## run A
Design AuctionSearch, start of the top module:
module AuctionSearch(
  input         clock,
  input         reset,
  output        io_rewardIn_0_ready,
  input         io_rewardIn_0_valid,
  input  [7:0]  io_rewardIn_0_reward,
  input  [10:0] io_rewardIn_0_idx,
  input         io_rewardIn_0_last,
  output [10:0] io_agentIdx_0,
  input  [7:0]  io_price_0,
  output        io_rewardIn_1_ready,
  input         io_rewardIn_1_valid,
  input  [7:0]  io_rewardIn_1_reward,
  input  [10:0] io_rewardIn_1_idx,
  output [10:0] io_agentIdx_1,
  input  [7:0]  io_price_1,
  output        io_rewardIn_2_ready,
  input         io_rewardIn_2_valid,
  input  [7:0]  io_rewardIn_2_reward,
  input  [10:0] io_rewardIn_2_idx,
  output [10:0] io_agentIdx_2,
  input  [7:0]  io_price_2,
  output        io_rewardIn_3_ready,
  input         io_rewardIn_3_valid,
  input  [7:0]  io_rewardIn_3_reward,
  input  [10:0] io_rewardIn_3_idx,
  output [10:0] io_agentIdx_3,
  input  [7:0]  io_price_3,
  output        io_rewardIn_4_ready,
  input         io_rewardIn_4_valid,
  input  [7:0]  io_rewardIn_4_reward,
  input  [10:0] io_rewardIn_4_idx,
  output [10:0] io_agentIdx_4,
  input  [7:0]  io_price_4,
  output        io_rewardIn_5_ready,
  input         io_rewardIn_5_valid,
  input  [7:0]  io_rewardIn_5_reward,
  input  [10:0] io_rewardIn_5_idx,
  output [10:0] io_agentIdx_5,
  input  [7:0]  io_price_5,
  output        io_rewardIn_6_ready,
  input         io_rewardIn_6_valid,
  input  [7:0]  io_rewardIn_6_reward,
  input  [10:0] io_rewardIn_6_idx,
  output [10:0] io_agentIdx_6,
  input  [7:0]  io_price_6,
  output        io_rewardIn_7_ready,
  input         io_rewardIn_7_valid,
  input  [7:0]  io_rewardIn_7_reward,
  input  [10:0] io_rewardIn_7_idx,
  output [10:0] io_agentIdx_7,
  input  [7:0]  io_price_7,
  input         io_resultOut_ready,
  output        io_resultOut_valid,
  output [10:0] io_resultOut_winner,
  output [7:0]  io_resultOut_bid
);
Size: roughly 1,000 flip-flops, about 340 I/O pins, about 48,000 um2 of cells after synthesis.
make LEC_CHECK=0 ABC_AREA=0 CAP_MARGIN=20 CORE_MARGIN=2 CORE_UTILIZATION=50 CTS_CLUSTER_DIAMETER=335 GPL_ROUTABILITY_DRIVEN=1 MIN_ROUTING_LAYER=met2 SLEW_MARGIN=20 finish   # period 4.33 ns
run.sh (not shown) runs the stock make flow with config.mk's settings and CLKGATE_MAP_FILE=.
Run A: no failed stages, no open violations at the end
Input-level comparison between run B and run A:
==> flow/config.mk <==
export PLATFORM = sky130hd
export DESIGN_NAME = AuctionSearch
export DESIGN_NICKNAME = AuctionSearch
export VERILOG_FILES = /design/flow/design.v
export SDC_FILE = /design/flow/constraint.sdc
export NUM_CORES = 4
export LEC_CHECK = 0
export CAP_MARGIN = 20
export CORE_MARGIN = 2
export CORE_UTILIZATION = 71
export SLEW_MARGIN = 20
==> flow/constraint.sdc <==
create_clock -name core_clock -period 3.2 [get_ports {clock}]
set_input_delay 0.6400 -clock core_clock [delete_from_list [all_inputs] [get_ports {clock}]]
set_output_delay 0.6400 -clock core_clock [all_outputs]
set_load 0.01 [all_outputs]
[summary]
Run B completed end to end; final checks failed (setup timing).
In the metrics for run B and run A, the one carrying the lower total routed wire length on the met1 layer is run A.
Via count normalized by instance count, run B and run A: lower on run B
Run B vs run A — reported net switching power climbed by more than a quarter
Looking at end point of the critical path, the search.compRegs_1_3_runningBid[2]$_SDFFE_PP0N_ result is from run B; the io_resultOut_bid[7] one comes from run A.
search.compRegs_0_6_benefit[0]$_SDFFE_PP0P_ as the launching element of the worst setup path was reported by run B, and search.slast_runningWinner_oldPrice[0]$_SDFFE_PP0P_ by run A.
diff inputs: run B => run C
-- flow/config.mk --
<<< run B, line 9
export CORE_MARGIN = 2
export CORE_UTILIZATION = 71
export SLEW_MARGIN = 20
>>> run C, line 9
export CORE_MARGIN = 2
export CORE_UTILIZATION = 66
export PLACE_DENSITY = 0.6
export SLEW_MARGIN = 20
==> flow/constraint.sdc <==
create_clock -name core_clock -period 3.25 [get_ports {clock}]
set_input_delay 0.6500 -clock core_clock [delete_from_list [all_inputs] [get_ports {clock}]]
set_output_delay 0.6500 -clock core_clock [all_outputs]
set_load 0.01 [all_outputs]
--- outcome ---
- Number of failing setup endpoints in the final timing report down 14 in run C wrt run B
- Completing all stages was not enough for run C: its layout failed the final checks because of setup timing.
- Run B → run C: worst slew margin relative to its limit up 13 points; utilization moved down.
- Logic depth of the worst setup path including buffers in run C is 2 lower than in run B
The inputs of run D differ from those of run C as listed below.
-- flow/config.mk --
<<< run C, line 7
export LEC_CHECK = 0
export CAP_MARGIN = 20
export CORE_MARGIN = 2
export CORE_UTILIZATION = 66
export PLACE_DENSITY = 0.6
>>> run D, line 7
export LEC_CHECK = 0
export ABC_AREA = 1
export CAP_MARGIN = 20
export CORE_MARGIN = 2
export CORE_UTILIZATION = 72
export CTS_CLUSTER_DIAMETER = 249
export PLACE_DENSITY = 0.6
==> flow/constraint.sdc <==
create_clock -name core_clock -period 2.72 [get_ports {clock}]
set_input_delay 0.5440 -clock core_clock [delete_from_list [all_inputs] [get_ports {clock}]]
set_output_delay 0.5440 -clock core_clock [all_outputs]
set_load 0.01 [all_outputs]
## What came out
- Run D had finished all stages when the layout checks came back failing, citing setup timing.
- On run D: clock skew is 0.0066 ns higher than what run C gave.
- Diff run C -> run D | global router's overall resource usage | increase of 7.0 points
- Compared with run C, run D shows a lower sequential share of cell area.
- Maximum number of pins on one net before global-route repair went down by more than 10% going from run C to run D.


Starting RTL as in the previous note.
Settings: LEC_CHECK=0, CAP_MARGIN=20, CELL_PAD_IN_SITES_GLOBAL_PLACEMENT=0, CORE_MARGIN=8, CORE_UTILIZATION=41, MAX_ROUTING_LAYER=met5, MIN_ROUTING_LAYER=met2, PLACE_DENSITY=0.9, SLEW_MARGIN=10; clock period 6.45 ns.
Edit:
==> flow/config.mk (replaced) <==
export PLATFORM = sky130hd
export DESIGN_NAME = AuctionSearch
export DESIGN_NICKNAME = AuctionSearch
export VERILOG_FILES = /design/flow/design.v
export SDC_FILE = /design/flow/constraint.sdc
export NUM_CORES = 4
export LEC_CHECK = 0
export CAP_MARGIN = 20
export CORE_MARGIN = 2
export CORE_UTILIZATION = 57
export SETUP_SLACK_MARGIN = 0.31
export SLEW_MARGIN = 20
==> flow/constraint.sdc (replaced) <==
create_clock -name core_clock -period 2.11 [get_ports {clock}]
set_input_delay 0.4220 -clock core_clock [delete_from_list [all_inputs] [get_ports {clock}]]
set_output_delay 0.4220 -clock core_clock [all_outputs]
set_load 0.01 [all_outputs]
Result: This time the run ran to the end with violations: negative setup slack; wire length rises by 14%; clock-buffer cell count falls by 4; hold slack is worse by 0.22 ns.


== the reference run ==
Starting RTL as in the previous note.
Settings: LEC_CHECK=0, ABC_AREA=1, CAP_MARGIN=20, CORE_ASPECT_RATIO=0.9, CORE_MARGIN=2, CORE_UTILIZATION=72, CTS_CLUSTER_DIAMETER=249, MAX_ROUTING_LAYER=met4, PLACE_DENSITY_LB_ADDON=0.02, SETUP_SLACK_MARGIN=0.16, SLEW_MARGIN=20, TNS_END_PERCENT=40; clock period 2.15 ns.
The reference run never completed, since it errored out during global routing.
#### Input delta (the trial run over the reference run)
- clearing CORE_ASPECT_RATIO, which used to be 0.9
- clearing TNS_END_PERCENT, which used to be 40
- swapping 0.16 for 0.37 in SETUP_SLACK_MARGIN
[summary]
Flow for the trial run halted at clock tree synthesis, error code DPL-0033.
Count of standard-cell rows, the reference run and the trial run: larger value in the trial run
[compare] base=the reference run new=the trial run: area of the die shows no meaningful change, height of the die shows an increase of 5.3%.
Status: placement-stage cell area parity (the trial run, the reference run)


AuctionSearch again, from the RTL that the note above started with.
clock: 2.11 ns
lec_check: 0
cap_margin: 20
core_margin: 2
core_utilization: 71
setup_slack_margin: 0.64
slew_margin: 20
The baseline aborted during global routing on GRT-0116.
Change:
--- a/flow/config.mk
+++ b/flow/config.mk
@@ -7,6 +7,7 @@
 export LEC_CHECK = 0
+export ABC_AREA = 1
 export CAP_MARGIN = 20
 export CORE_MARGIN = 2
-export CORE_UTILIZATION = 71
-export SETUP_SLACK_MARGIN = 0.64
+export CORE_UTILIZATION = 68
+export PLACE_DENSITY = 0.6
 export SLEW_MARGIN = 20
==> flow/constraint.sdc (replaced) <==
create_clock -name core_clock -period 3.25 [get_ports {clock}]
set_input_delay 0.6500 -clock core_clock [delete_from_list [all_inputs] [get_ports {clock}]]
set_output_delay 0.6500 -clock core_clock [all_outputs]
set_load 0.01 [all_outputs]
The changed run passed the timing, DRC and antenna checks.
Area after synthesis went up by a few percent.
Synthesized cell count went up by about a fifth.
Die size went up by roughly a tenth.
Change:
--- a/flow/config.mk
+++ b/flow/config.mk
@@ -7,7 +7,7 @@
 export LEC_CHECK = 0
-export ABC_AREA = 1
 export CAP_MARGIN = 20
 export CORE_MARGIN = 2
-export CORE_UTILIZATION = 68
+export CORE_UTILIZATION = 40
 export PLACE_DENSITY = 0.6
+export SETUP_SLACK_MARGIN = 0.42
 export SLEW_MARGIN = 20
==> flow/constraint.sdc (replaced) <==
create_clock -name core_clock -period 3.8 [get_ports {clock}]
set_input_delay 0.7600 -clock core_clock [delete_from_list [all_inputs] [get_ports {clock}]]
set_output_delay 0.7600 -clock core_clock [all_outputs]
set_load 0.01 [all_outputs]
The changed run finished clean.
Combinational power decreases by well over a third.
Via count fell by roughly a tenth.
Hold slack degrades by 6.6 ps.
Total power drops by about a fifth.
Final area increases slightly.
Routed wire length went up by a few percent.
Change:
--- a/flow/config.mk
+++ b/flow/config.mk
@@ -9,5 +9,4 @@
 export CORE_MARGIN = 2
-export CORE_UTILIZATION = 40
-export PLACE_DENSITY = 0.6
-export SETUP_SLACK_MARGIN = 0.42
+export CORE_UTILIZATION = 71
+export SETUP_SLACK_MARGIN = 0.6
 export SLEW_MARGIN = 20
==> flow/constraint.sdc (replaced) <==
create_clock -name core_clock -period 2.11 [get_ports {clock}]
set_input_delay 0.4220 -clock core_clock [delete_from_list [all_inputs] [get_ports {clock}]]
set_output_delay 0.4220 -clock core_clock [all_outputs]
set_load 0.01 [all_outputs]
Result:
- The new run ended with an error in global routing
- area after synthesis is unchanged
- synthesized cell count stays the same
- die size goes down by 43%
Change:
--- a/flow/config.mk
+++ b/flow/config.mk
@@ -10,2 +10,3 @@
 export CORE_UTILIZATION = 71
+export CTS_CLUSTER_SIZE = 33
 export SETUP_SLACK_MARGIN = 0.6
The new run never finished: it broke off in global routing (GRT-0116).
Die area does not change.
Synthesized area does not change.
Synthesized cell count does not change.


AuctionSearch again, from the RTL that the note above started with.
Settings: LEC_CHECK=0, CAP_MARGIN=20, CORE_MARGIN=2, CORE_UTILIZATION=40, CTS_CLUSTER_SIZE=92, HOLD_SLACK_MARGIN=0.05, MAX_ROUTING_LAYER=met4, PLACE_DENSITY=0.6, SLEW_MARGIN=20; clock period 4.0 ns.
The baseline produced a clean layout.
Change:
CAP_MARGIN = 5   (was 20)
CELL_PAD_IN_SITES_DETAIL_PLACEMENT = 1   (was default)
CELL_PAD_IN_SITES_GLOBAL_PLACEMENT = 1   (was default)
CORE_MARGIN = 3   (was 2)
CORE_UTILIZATION = 72   (was 40)
CTS_CLUSTER_DIAMETER = 89   (was default)
CTS_CLUSTER_SIZE = 13   (was 92)
HOLD_SLACK_MARGIN = -0.05   (was 0.05)
MAX_ROUTING_LAYER = default   (was met4)
MIN_ROUTING_LAYER = met1   (was default)
PLACE_DENSITY = default   (was 0.6)
SETUP_SLACK_MARGIN = 0.84   (was default)
SLEW_MARGIN = 35   (was 20)
TNS_END_PERCENT = 95   (was default)
With this change the flow failed in global placement without I/O with GPL-0301.
Synthesized area does not change.
Die size went down by well over a third.
Synthesized cell count stays the same.
Change:
CAP_MARGIN = 20   (was 5)
CELL_PAD_IN_SITES_DETAIL_PLACEMENT = default   (was 1)
CELL_PAD_IN_SITES_GLOBAL_PLACEMENT = default   (was 1)
CORE_MARGIN = 2   (was 3)
CTS_CLUSTER_DIAMETER = default   (was 89)
CTS_CLUSTER_SIZE = default   (was 13)
HOLD_SLACK_MARGIN = default   (was -0.05)
MIN_ROUTING_LAYER = default   (was met1)
PLACE_DENSITY = 0.67   (was default)
SETUP_SLACK_MARGIN = default   (was 0.84)
TNS_END_PERCENT = default   (was 95)
clock period = 3.25 ns   (was 4.0 ns; I/O delays follow)
Outcome:
- The changed run finished but failed the layout checks on setup timing
- synthesized cell count stays the same
- die size shrinks by 1.5%
- area after synthesis does not change
Change:
CORE_UTILIZATION = 25   (was 72)
PLACE_DENSITY = 0.6   (was 0.67)
SLEW_MARGIN = 20   (was 35)
clock period = 3.8 ns   (was 3.25 ns; I/O delays follow)
The new run ran to the end with no violations.
Clock power drops by about 10%.
Sequential power drops by about 10%.
Via count drops by about 15%.
Setup slack is better by 630 ps.
Sequential share of layout area climbs by 0.97 points.


== the baseline ==
Starting RTL as in the previous note.
// AuctionSearch
module AuctionSearch(
  input         clock,
  input         reset,
  output        io_rewardIn_0_ready,
  input         io_rewardIn_0_valid,
  input  [7:0]  io_rewardIn_0_reward,
  input  [10:0] io_rewardIn_0_idx,
  input         io_rewardIn_0_last,
  output [10:0] io_agentIdx_0,
  input  [7:0]  io_price_0,
  output        io_rewardIn_1_ready,
  input         io_rewardIn_1_valid,
  input  [7:0]  io_rewardIn_1_reward,
  input  [10:0] io_rewardIn_1_idx,
  output [10:0] io_agentIdx_1,
  input  [7:0]  io_price_1,
  output        io_rewardIn_2_ready,
  input         io_rewardIn_2_valid,
  input  [7:0]  io_rewardIn_2_reward,
  input  [10:0] io_rewardIn_2_idx,
  output [10:0] io_agentIdx_2,
  input  [7:0]  io_price_2,
  output        io_rewardIn_3_ready,
  input         io_rewardIn_3_valid,
  input  [7:0]  io_rewardIn_3_reward,
  input  [10:0] io_rewardIn_3_idx,
  output [10:0] io_agentIdx_3,
  input  [7:0]  io_price_3,
  output        io_rewardIn_4_ready,
  input         io_rewardIn_4_valid,
  input  [7:0]  io_rewardIn_4_reward,
  input  [10:0] io_rewardIn_4_idx,
  output [10:0] io_agentIdx_4,
  input  [7:0]  io_price_4,
  output        io_rewardIn_5_ready,
  input         io_rewardIn_5_valid,
  input  [7:0]  io_rewardIn_5_reward,
  input  [10:0] io_rewardIn_5_idx,
  output [10:0] io_agentIdx_5,
  input  [7:0]  io_price_5,
  output        io_rewardIn_6_ready,
  input         io_rewardIn_6_valid,
  input  [7:0]  io_rewardIn_6_reward,
  input  [10:0] io_rewardIn_6_idx,
  output [10:0] io_agentIdx_6,
  input  [7:0]  io_price_6,
  output        io_rewardIn_7_ready,
  input         io_rewardIn_7_valid,
  input  [7:0]  io_rewardIn_7_reward,
  input  [10:0] io_rewardIn_7_idx,
  output [10:0] io_agentIdx_7,
  input  [7:0]  io_price_7,
  input         io_resultOut_ready,
  output        io_resultOut_valid,
  output [10:0] io_resultOut_winner,
  output [7:0]  io_resultOut_bid
);
Settings: LEC_CHECK=0, CAP_MARGIN=0, CORE_MARGIN=2, CORE_UTILIZATION=70, CTS_CLUSTER_SIZE=18, GPL_ROUTABILITY_DRIVEN=1, MAX_ROUTING_LAYER=met4, MIN_ROUTING_LAYER=met1, SETUP_SLACK_MARGIN=0.51, SLEW_MARGIN=20, TNS_END_PERCENT=70; clock period 3.41 ns.
No crash in the baseline: every stage finished, but the layout fails its final checks due to setup timing.
Edits applied to the flow inputs when going from the baseline to the candidate:
==> flow/config.mk <==
export PLATFORM = sky130hd
export DESIGN_NAME = AuctionSearch
export DESIGN_NICKNAME = AuctionSearch
export VERILOG_FILES = /design/flow/design.v
export SDC_FILE = /design/flow/constraint.sdc
export NUM_CORES = 4
export LEC_CHECK = 0
export CAP_MARGIN = 20
export CORE_MARGIN = 2
export CORE_UTILIZATION = 9
export PLACE_DENSITY = 0.6
export SLEW_MARGIN = 20
==> flow/constraint.sdc <==
create_clock -name core_clock -period 4.15 [get_ports {clock}]
set_input_delay 0.8300 -clock core_clock [delete_from_list [all_inputs] [get_ports {clock}]]
set_output_delay 0.8300 -clock core_clock [all_outputs]
set_load 0.01 [all_outputs]
### Flow results
The candidate ran to completion and came out clean on the timing, DRC and antenna checks. Higher signed area change from the synthesized netlist to the final layout among the candidate and the baseline: the candidate. Setup slack of the worst register-to-register path ended up 1.40 ns higher on the candidate than on the baseline. Per the comparison of the candidate with the baseline, DRC violation count after routing barely changed, portion of the post-synthesis area used by sequential elements barely changed, met2 track utilization from global routing dropped 54 points. Core utilization in the candidate vs the baseline: down 77 points. Of the candidate and the baseline, the run reporting the higher global-route usage over all layers was the baseline. Going from the baseline to the candidate, post-placement cell count grew by more than half.
No activity file was given, so power comes from the tool's default toggle rates.
